// conv_1d
module conv_1d #(
    parameter DATA_WIDTH  = 8,
    parameter KERNEL_SIZE = 16
) (
    input logic clk,
    input logic arst_n,
    input  logic [DATA_WIDTH-1:0] signal_data,
    input  logic                  signal_vld,
    input  logic                  signal_last,
    output logic                  signal_rdy,
    input  logic [KERNEL_SIZE*DATA_WIDTH-1:0] kernel,
    output logic [DATA_WIDTH*2+$clog2(KERNEL_SIZE)-1:0] result_data,
    output logic                    result_vld,
    output logic                    result_last,
    input  logic                    result_rdy
);
clock: 5.26 ns
lec_check: 0
cap_margin: 10
core_aspect_ratio: 0.71
core_margin: 2
core_utilization: 72
cts_cluster_size: 100
setup_slack_margin: 0.71
slew_margin: 20
tns_end_percent: 75
run.sh (not shown) runs the stock make flow with config.mk's settings and CLKGATE_MAP_FILE=.
The first run completed and failed the layout checks on negative setup slack.
Then changed:
Settings changed: CAP_MARGIN 10 to 20, CORE_ASPECT_RATIO 0.71 to unset, CORE_UTILIZATION 72 to 40, CTS_CLUSTER_SIZE 100 to unset, SETUP_SLACK_MARGIN 0.71 to unset, TNS_END_PERCENT 75 to unset.
Clock period 5.26 ns to 6.0 ns, I/O delays scaled along.
What happened: Now the flow passed the timing, design-rule and antenna checks. Flip-flop count stays the same. Via count goes down by 6.0%. Area after synthesis stays the same. Design area goes down by 2.9%. Final cell count goes up by 8.0%. Wire length goes down by 4.1%.
Then changed:
Settings changed: CORE_UTILIZATION 40 to 70, SETUP_SLACK_MARGIN set to 1.36.
Clock period 6.0 ns to 4.74 ns, I/O delays scaled along.
Now the flow reached the layout checks and failed them: negative setup slack.
Utilization came out higher by 44 points.
Worst setup slack got worse by 1.0 ns.
Routed wire length climbs by about a fifth.
Sequential share of layout area is lower by 2.0 points.
Final area goes up by roughly a tenth.
Critical path depth drops by 1.
Count of clock-buffer cells in the layout fell by 15.
Hold slack degrades by 0.0038 ns.

========
Starting RTL as in the previous note.
Settings: LEC_CHECK=0, CAP_MARGIN=15, CORE_MARGIN=2, CORE_UTILIZATION=72, HOLD_SLACK_MARGIN=0.3, SETUP_SLACK_MARGIN=0.67, SLEW_MARGIN=30; clock period 5.17 ns.
The starting point ran to the end with violations: setup timing.
Change:
Settings changed: CAP_MARGIN 15 to 20, CORE_UTILIZATION 72 to 70, HOLD_SLACK_MARGIN 0.3 to unset, SETUP_SLACK_MARGIN 0.67 to unset, SLEW_MARGIN 30 to 20.
Clock period 5.17 ns to 5.26 ns, I/O delays scaled along.
The new run reached the layout checks and failed them: setup timing.
Global-route usage went down by 2.7 points.
Final area went down by a few percent.
Synthesized area is unchanged.
Worst setup slack gains 0.22 ns.
Sequential share of layout area went up by 0.50 points.
Fmax went up by a few percent.
Change:
Clock period 5.26 ns to 5.17 ns, I/O delays scaled along.
=> The changed run reached the layout checks and failed them: setup timing; hold slack is about the same; wire length went up slightly; final area came out higher slightly; non-clock buffer count is higher by 62.
Change:
Settings changed: CAP_MARGIN 20 to 10, CORE_UTILIZATION 70 to 72, HOLD_SLACK_MARGIN set to 0.3, SETUP_SLACK_MARGIN set to 0.67, SLEW_MARGIN 20 to 30, TNS_END_PERCENT set to 5.
Effect: The changed run finished but fails on setup timing. Utilization came out higher by 4.4 points. Clock skew came out higher by 0.0036 ns. Routed wire length came out higher by about 2.7%. Maximum frequency came out higher by about 0.8%. Via count came out higher by about 1.7%. Final cell count came out lower by about 0.38%. Sequential share of layout area came out lower by 0.32 points.
Change:
Settings changed: CAP_MARGIN 10 to 20, CORE_UTILIZATION 72 to 40, HOLD_SLACK_MARGIN 0.3 to unset, SETUP_SLACK_MARGIN 0.67 to unset, SLEW_MARGIN 30 to 20, TNS_END_PERCENT 5 to unset.
Clock period 5.17 ns to 5.78 ns, I/O delays scaled along.
=> The changed run finished with timing, DRC and antenna clean. Critical path depth stays the same. Non-clock buffer count decreases by 226. Worst hold slack improves by 0.011 ns. Synthesized area does not change. Worst setup slack improves by 0.57 ns. Clock skew decreases by 0.0061 ns. Die area increases by about 80%. Cell count increases by about 8%. Wire length decreases by about 3%. Maximum frequency decreases by about 0.8%.
